## run A
## main
module main(
    input clk,
    input rst,
    input btnl,
	 input btnd,
	 input btnr,
	 input btnp,
	 input [3:0] speed,
    output [7:0] led,
	 output [6:0] seg,
	 output [3:0] an
    );
Settings: LEC_CHECK=0, ABC_AREA=1, CAP_MARGIN=20, CELL_PAD_IN_SITES_GLOBAL_PLACEMENT=1, CORE_ASPECT_RATIO=0.55, CORE_MARGIN=7, CORE_UTILIZATION=32, CTS_CLUSTER_DIAMETER=77, GPL_ROUTABILITY_DRIVEN=0, GPL_TIMING_DRIVEN=0, HOLD_SLACK_MARGIN=0.24, SETUP_SLACK_MARGIN=-0.24, SLEW_MARGIN=25, TNS_END_PERCENT=100; clock period 5.89 ns.
run.sh (not shown) runs the stock make flow with config.mk's settings and CLKGATE_MAP_FILE=.
Run A has completed all stages; timing, DRC and antenna checks passed.
[inputs] run B vs run A
- TNS_END_PERCENT no longer set, was 100
- CORE_UTILIZATION now 11, was 32
- GPL_ROUTABILITY_DRIVEN no longer set, was 0
- CTS_CLUSTER_DIAMETER no longer set, was 77
- SLEW_MARGIN now 20, was 25
- CORE_MARGIN now 2, was 7
- CELL_PAD_IN_SITES_GLOBAL_PLACEMENT no longer set, was 1
- HOLD_SLACK_MARGIN no longer set, was 0.24
- ABC_AREA no longer set, was 1
- GPL_TIMING_DRIVEN no longer set, was 0
- SETUP_SLACK_MARGIN no longer set, was -0.24
- CORE_ASPECT_RATIO no longer set, was 0.55
- the clock period (ns, I/O delays scaled along) now 13.5, was 5.89
### Flow results
Taking run A as the reference, in run B cell row count rose by 58; relative slew slack fell by 18 points; clock network area share rose by 0.21 points; first-pass GRT wire length fell by 8.6%. Master of the slowest instance on the critical path: or2_2 -> run B, clkdlybuf4s50_1 -> run A.
The inputs of run C differ from those of run B as listed below.
- an added ABC_AREA of 1
- a change of CORE_UTILIZATION from 11 to 72
- an added CTS_CLUSTER_SIZE of 90
- an added PLACE_DENSITY_LB_ADDON of 0.08
- an added SETUP_SLACK_MARGIN of 0.6
- a change of the clock period (ns, I/O delays scaled along) from 13.5 to 2.29
--- outcome ---
Run C completed end to end with timing, DRC and antenna clean. | switching portion of total power | run C vs run B | ≈ equal |. Measured against each other, run B and run C differ in setup slack, the lower figure coming from run C. Worst IR drop on VDD: higher on run C. Run B -> run C: via count of the routed design increased by more than 10%. Sort run B and run C by clock share of power desc -> top: run B. In run C the fraction of met3 tracks used by global routing turned out 2.7 points higher than in run B. The met2 demand-to-capacity share in global routing in run C sits 41 points above the value recorded for run B. Run C vs run B: worst hold path cell count up in run C. Run C vs. run B: switching power of the nets went up by 1.2 mW. Against run B, run C reports a weighted congestion at the end of routability-driven global placement that is higher. Relative to run B, the final cell area reported for run C is lower.
Modified inputs, run D compared to run C
- removing PLACE_DENSITY_LB_ADDON (formerly 0.08)
- changing CORE_UTILIZATION from 72 to 40
- removing CTS_CLUSTER_SIZE (formerly 90)
- removing ABC_AREA (formerly 1)
- removing SETUP_SLACK_MARGIN (formerly 0.6)
- changing the clock period (ns, I/O delays scaled along) from 2.29 to 4.05
==> comparison <==
Summary of run D over run C: first-pass GRT wire length went down, area of the placeable core +about 75%, total of clock buffers placed in the layout higher, fraction of the core area covered by cells at the end of the flow fell by 39 points.
Run D vs. run C: netlist area before placement fell 290 µm²; total global routing track utilization fell 12 points; combinational cell fraction of total power fell 0.6 points; worst setup slack rose 1140 ps.
Of run C and run D, the lower power belongs to run D.
Status: combinational cell area excluding buffers and inverters parity (run C, run D)
Number of non-clock buffers sits lower in run D than in run C.
flop to flop as the class of the tightest hold or removal check was reported by run D, and input pin to flop by run C.

* * *

main again, from the RTL that the note above started with.
clock: 2.31 ns
lec_check: 0
abc_area: 1
cap_margin: 20
core_margin: 2
core_utilization: 70
cts_cluster_size: 90
setup_slack_margin: 0.6
slew_margin: 20
Then changed:
--- a/flow/config.mk
+++ b/flow/config.mk
@@ -7,8 +7,8 @@
 export LEC_CHECK = 0
-export ABC_AREA = 1
 export CAP_MARGIN = 20
 export CORE_MARGIN = 2
-export CORE_UTILIZATION = 70
-export CTS_CLUSTER_SIZE = 90
-export SETUP_SLACK_MARGIN = 0.6
+export CORE_UTILIZATION = 72
+export CTS_CLUSTER_DIAMETER = 210
+export PLACE_DENSITY = 0.35
+export SETUP_SLACK_MARGIN = 0.67
 export SLEW_MARGIN = 20
==> flow/constraint.sdc (replaced) <==
create_clock -name core_clock -period 2.34 [get_ports {clk}]
set_input_delay 0.4680 -clock core_clock [delete_from_list [all_inputs] [get_ports {clk}]]
set_output_delay 0.4680 -clock core_clock [all_outputs]
set_load 0.01 [all_outputs]
With this change the flow ran to the end with violations: negative setup slack.
Die size shrinks by 5.8%.
Area after synthesis came out lower by 3.3%.
Core utilization goes up by 8.4 points.
Design area increases by 3.9%.
Total power rose by 6.3%.
Then changed:
--- a/flow/config.mk
+++ b/flow/config.mk
@@ -7,8 +7,11 @@
 export LEC_CHECK = 0
+export ABC_AREA = 1
 export CAP_MARGIN = 20
+export CORE_ASPECT_RATIO = 0.89
 export CORE_MARGIN = 2
 export CORE_UTILIZATION = 72
-export CTS_CLUSTER_DIAMETER = 210
+export CTS_CLUSTER_SIZE = 90
+export HOLD_SLACK_MARGIN = 0.29
 export PLACE_DENSITY = 0.35
-export SETUP_SLACK_MARGIN = 0.67
+export SETUP_SLACK_MARGIN = 0.6
 export SLEW_MARGIN = 20
==> flow/constraint.sdc (replaced) <==
create_clock -name core_clock -period 2.25 [get_ports {clk}]
set_input_delay 0.4500 -clock core_clock [delete_from_list [all_inputs] [get_ports {clk}]]
set_output_delay 0.4500 -clock core_clock [all_outputs]
set_load 0.01 [all_outputs]
=>
- The new run passed the timing, design-rule and antenna checks
- via count is lower by 2.1%
- total power fell by 3.0%
- sequential share of layout area grows by 0.78 points
- setup slack improved by 530 ps
- global-route usage decreases by 4.4 points
- critical path depth went up by 1
- first-iteration DRC count decreases by about 50%
- flip-flop count stays the same
Then changed:
==> flow/config.mk (replaced) <==
export PLATFORM = sky130hd
export DESIGN_NAME = main
export DESIGN_NICKNAME = main
export VERILOG_FILES = /design/flow/design.v
export SDC_FILE = /design/flow/constraint.sdc
export NUM_CORES = 4
export LEC_CHECK = 0
export CAP_MARGIN = 20
export CORE_MARGIN = 2
export CORE_UTILIZATION = 30
export SLEW_MARGIN = 20
==> flow/constraint.sdc (replaced) <==
create_clock -name core_clock -period 4.05 [get_ports {clk}]
set_input_delay 0.8100 -clock core_clock [delete_from_list [all_inputs] [get_ports {clk}]]
set_output_delay 0.8100 -clock core_clock [all_outputs]
set_load 0.01 [all_outputs]
After rerunning: Via count shrinks by 17%. Wire length goes down by 12%. Worst hold slack gets better by 73 ps. Power came out lower by 43%. Core utilization drops by 49 points. Design area decreases by 3.5%. Flip-flop count stays the same. Clock power came out lower by 40%. Die area increases by 130%. Register-to-register slack gets better by 1100 ps. Clock skew is about the same.
Then changed:
--- a/flow/config.mk
+++ b/flow/config.mk
@@ -9,3 +9,4 @@
 export CORE_MARGIN = 2
-export CORE_UTILIZATION = 30
+export CORE_UTILIZATION = 72
+export SETUP_SLACK_MARGIN = -0.19
 export SLEW_MARGIN = 20
==> flow/constraint.sdc (replaced) <==
create_clock -name core_clock -period 2.34 [get_ports {clk}]
set_input_delay 0.4680 -clock core_clock [delete_from_list [all_inputs] [get_ports {clk}]]
set_output_delay 0.4680 -clock core_clock [all_outputs]
set_load 0.01 [all_outputs]
The new run completed and failed the layout checks on negative setup slack; setup slack loses 1500 ps; power increases by 73%; hold slack is about the same.
Then changed:
--- a/flow/config.mk
+++ b/flow/config.mk
@@ -10,3 +10,6 @@
 export CORE_UTILIZATION = 72
-export SETUP_SLACK_MARGIN = -0.19
+export CTS_CLUSTER_DIAMETER = 356
+export CTS_CLUSTER_SIZE = 14
+export PLACE_DENSITY_LB_ADDON = 0.06
+export SETUP_SLACK_MARGIN = 0.28
 export SLEW_MARGIN = 20
==> flow/constraint.sdc (replaced) <==
create_clock -name core_clock -period 2.27 [get_ports {clk}]
set_input_delay 0.4540 -clock core_clock [delete_from_list [all_inputs] [get_ports {clk}]]
set_output_delay 0.4540 -clock core_clock [all_outputs]
set_load 0.01 [all_outputs]
The new run finished but fails on negative setup slack.
Wire length grows by roughly a tenth.
Flip-flop count does not change.
Power fell by a little under a tenth.
Clock-buffer cell count went down by 9.
Worst setup slack gets better by 51 ps.
Via count rises by a few percent.
Combinational power is higher by a few percent.
Core utilization went up by 1.2 points.
Global-route usage came out higher by 1.1 points.
Die area does not change.

* * *

Starting RTL as in the previous note.
clock: 2.74 ns
lec_check: 0
abc_area: 0
cap_margin: 30
cell_pad_in_sites_global_placement: 0
core_aspect_ratio: 1.15
core_margin: 2
core_utilization: 72
cts_cluster_diameter: 183
max_routing_layer: met4
place_density_lb_addon: 0.19
slew_margin: 0
Next try:
- CTS_CLUSTER_SIZE: unset -> 14
- PLACE_DENSITY_LB_ADDON: 0.19 -> 0.04
- SETUP_SLACK_MARGIN: unset -> 0.17
- SLEW_MARGIN: 0 -> 40
- clock period: 2.74 -> 2.25 ns (I/O delays scaled with it)
Outcome: The new run finished but failed the layout checks on negative setup slack; wire length rose by roughly a tenth; fmax rose by a few percent; setup slack degrades by 0.34 ns; total power rose by roughly a tenth; synthesized cell count is unchanged; die area does not change.
Next try:
- ABC_AREA: 0 -> 1
- CAP_MARGIN: 30 -> 20
- CELL_PAD_IN_SITES_GLOBAL_PLACEMENT: 0 -> unset
- CORE_ASPECT_RATIO: 1.15 -> unset
- CTS_CLUSTER_DIAMETER: 183 -> unset
- CTS_CLUSTER_SIZE: 14 -> 90
- MAX_ROUTING_LAYER: met4 -> unset
- PLACE_DENSITY: unset -> 0.35
- PLACE_DENSITY_LB_ADDON: 0.04 -> unset
- SETUP_SLACK_MARGIN: 0.17 -> 0.6
- SLEW_MARGIN: 40 -> 20
=> Now the flow completed with no timing, DRC or antenna violations. Routed wire length decreases by a few percent. Cell count increases by about a fifth. First-iteration DRC count increases by a quarter to a third. Global-route usage came out lower by 3.1 points. Via count climbs by a little under a tenth. Setup slack improves by 0.55 ns. Area after synthesis rose by a few percent. Die size grows by a few percent. Core utilization went up by 1.1 points. Non-clock buffer count drops by 16.

* * *

Starting RTL as in the previous note.
Settings: LEC_CHECK=0, ABC_AREA=0, CAP_MARGIN=30, CELL_PAD_IN_SITES_GLOBAL_PLACEMENT=0, CORE_ASPECT_RATIO=0.55, CORE_MARGIN=2, CORE_UTILIZATION=56, MAX_ROUTING_LAYER=met4, SLEW_MARGIN=0; clock period 2.55 ns.
The baseline passed the timing, design-rule and antenna checks.
Edit:
- CORE_UTILIZATION: 56 -> 57
- PLACE_DENSITY_LB_ADDON: default -> 0.09
- SETUP_SLACK_MARGIN: default -> 0.89
- clock period: 2.55 -> 3.03 ns (I/O delays scaled with it)
The changed run completed with no timing, DRC or antenna violations.
Via count increases by 2.4%.
Wire length increases by 4.5%.
Final area increases by 2.5%.
Synthesized area is unchanged.
Total power decreases by 19%.
Clock power decreases by 22%.
Count of clock-buffer cells in the layout increases by 5.
Die size decreases by 1.7%.
Combinational power decreases by about 10%.
Final cell count increases by 1.3%.
Synthesized cell count stays the same.
Edit:
- CORE_ASPECT_RATIO: 0.55 -> 1.15
- CORE_UTILIZATION: 57 -> 72
- CTS_CLUSTER_DIAMETER: default -> 183
- CTS_CLUSTER_SIZE: default -> 14
- PLACE_DENSITY_LB_ADDON: 0.09 -> 0.19
- SETUP_SLACK_MARGIN: 0.89 -> default
- SLEW_MARGIN: 0 -> 40
- clock period: 3.03 -> 2.25 ns (I/O delays scaled with it)
This time the run reached the layout checks and failed them: negative setup slack.
Final area came out lower by 2.3%.
Core utilization rises by 17 points.
Sequential power came out higher by 35%.
Wire length grows by 4.0%.
Global-route usage rose by 5.5 points.
Edit:
- CAP_MARGIN: 30 -> 0
- CORE_ASPECT_RATIO: 1.15 -> 1.02
- CTS_CLUSTER_DIAMETER: 183 -> 45
- CTS_CLUSTER_SIZE: 14 -> default
- SETUP_SLACK_MARGIN: default -> 0.31
- SLEW_MARGIN: 40 -> 0
- clock period: 2.25 -> 2.27 ns (I/O delays scaled with it)
The new run produced a layout that fails on negative setup slack. Sequential power hardly moves. Global-route usage increases by 1.8 points. Clock power climbs by 43%. Worst setup slack gains 55 ps. Area after synthesis is unchanged. Routed wire length climbs by 24%. Die area hardly moves.

* * *

main again, from the RTL that the note above started with.
==> flow/design.v (excerpt) <==
module main(
    input clk,
    input rst,
    input btnl,
	 input btnd,
	 input btnr,
	 input btnp,
	 input [3:0] speed,
    output [7:0] led,
	 output [6:0] seg,
	 output [3:0] an
    );
Settings: LEC_CHECK=0, CAP_MARGIN=20, CELL_PAD_IN_SITES_DETAIL_PLACEMENT=0, CORE_ASPECT_RATIO=0.51, CORE_MARGIN=6, CORE_UTILIZATION=40, CTS_CLUSTER_DIAMETER=50, CTS_CLUSTER_SIZE=38, GPL_ROUTABILITY_DRIVEN=0, MAX_ROUTING_LAYER=met5, MIN_ROUTING_LAYER=met2, PLACE_DENSITY_LB_ADDON=0.26, SLEW_MARGIN=0, TNS_END_PERCENT=5; clock period 4.16 ns.
The starting point reached the layout checks and failed them: DRC.
Rerun with:
==> flow/config.mk (replaced) <==
export PLATFORM = sky130hd
export DESIGN_NAME = main
export DESIGN_NICKNAME = main
export VERILOG_FILES = /design/flow/design.v
export SDC_FILE = /design/flow/constraint.sdc
export NUM_CORES = 4
export LEC_CHECK = 0
export ABC_AREA = 1
export CAP_MARGIN = 20
export CELL_PAD_IN_SITES_DETAIL_PLACEMENT = 0
export CELL_PAD_IN_SITES_GLOBAL_PLACEMENT = 3
export CORE_MARGIN = 6
export CORE_UTILIZATION = 42
export GPL_TIMING_DRIVEN = 1
export MIN_ROUTING_LAYER = met1
export PLACE_DENSITY_LB_ADDON = 0.08
export SETUP_SLACK_MARGIN = 0.25
export SLEW_MARGIN = 0
export TNS_END_PERCENT = 50
==> flow/constraint.sdc (replaced) <==
create_clock -name core_clock -period 6.71 [get_ports {clk}]
set_input_delay 1.3420 -clock core_clock [delete_from_list [all_inputs] [get_ports {clk}]]
set_output_delay 1.3420 -clock core_clock [all_outputs]
set_load 0.01 [all_outputs]
This time the run aborted during global placement without I/O (FLW-0024).
Die area falls by a few percent.
Area after synthesis rises by a few percent.
Synthesized cell count rises by a quarter to a third.

* * *

Setup of oak:
Starting RTL as in the previous note.
clock: 4.16 ns
lec_check: 0
cap_margin: 20
cell_pad_in_sites_detail_placement: 0
core_aspect_ratio: 0.51
core_margin: 6
core_utilization: 40
cts_cluster_diameter: 50
cts_cluster_size: 38
gpl_routability_driven: 0
gpl_timing_driven: 0
max_routing_layer: met5
min_routing_layer: met2
place_density: 0.6
slew_margin: 0
tns_end_percent: 5
The inputs of pine differ from those of oak as listed below.
==> flow/config.mk <==
export PLATFORM = sky130hd
export DESIGN_NAME = main
export DESIGN_NICKNAME = main
export VERILOG_FILES = /design/flow/design.v
export SDC_FILE = /design/flow/constraint.sdc
export NUM_CORES = 4
export LEC_CHECK = 0
export CAP_MARGIN = 20
export CELL_PAD_IN_SITES_DETAIL_PLACEMENT = 1
export CORE_ASPECT_RATIO = 0.51
export CORE_MARGIN = 6
export CORE_UTILIZATION = 40
export CTS_CLUSTER_SIZE = 82
export SLEW_MARGIN = 20
export TNS_END_PERCENT = 40
==> flow/constraint.sdc <==
create_clock -name core_clock -period 10.0 [get_ports {clk}]
set_input_delay 2.0000 -clock core_clock [delete_from_list [all_inputs] [get_ports {clk}]]
set_output_delay 2.0000 -clock core_clock [all_outputs]
set_load 0.01 [all_outputs]
## What came out
- Per the final summary, pine finished and its layout is clean on timing, DRC and antenna.
- Clock tree buffer depth: oak vs pine, no meaningful difference
- Worst hold slack delta (pine − oak): favourable
- Re critical path depth: oak and pine aren't equal, and the higher value belongs to oak.
- Compare oak and pine | logic gate fraction of the total cell area lower: pine
- Measured against each other, oak and pine differ in count of port buffers added during placement, the lower figure coming from oak.
- Across both runs, wire length on met2 was higher for pine than for oak.
- pine against oak: cell area saw an increase, logic gate share of total power saw a decrease, non-clock buffer count saw a decrease, sum of buffers and inverters on the critical path saw a decrease.
Changes in birch relative to pine:
diff --git a/flow/config.mk b/flow/config.mk
--- a/flow/config.mk
+++ b/flow/config.mk
@@ -12,4 +12,8 @@
 export CORE_UTILIZATION = 40
-export CTS_CLUSTER_SIZE = 82
+export CTS_CLUSTER_DIAMETER = 50
+export CTS_CLUSTER_SIZE = 38
+export MAX_ROUTING_LAYER = met5
+export MIN_ROUTING_LAYER = met2
+export PLACE_DENSITY_LB_ADDON = 0.26
 export SLEW_MARGIN = 20
-export TNS_END_PERCENT = 40
+export TNS_END_PERCENT = 5
==> results <==
Status: portion of the layout cell area used by non-clock buffers parity (pine, birch)
Going from pine to birch, internal power fell by 16%, number of filler cells placed in the layout rose by 40, total power per unit cell area dropped 11%.
Comparing power for birch and pine, the bigger number came from pine.
Worst setup slack: birch < pine
Changes observed in birch relative to pine: utilization fell by 1.2 points; total antenna diodes in the routed design about even; combinational group share of total power shows an increase of 0.3 points; number of remaining DRC errors closely matched the old numbers; share of the clock period used by the worst path after layout +4.3 points.
No run among birch and pine stopped early or left any final violation; all are clean.
Power figures rest on the tool's default switching activity, not on a simulated workload.
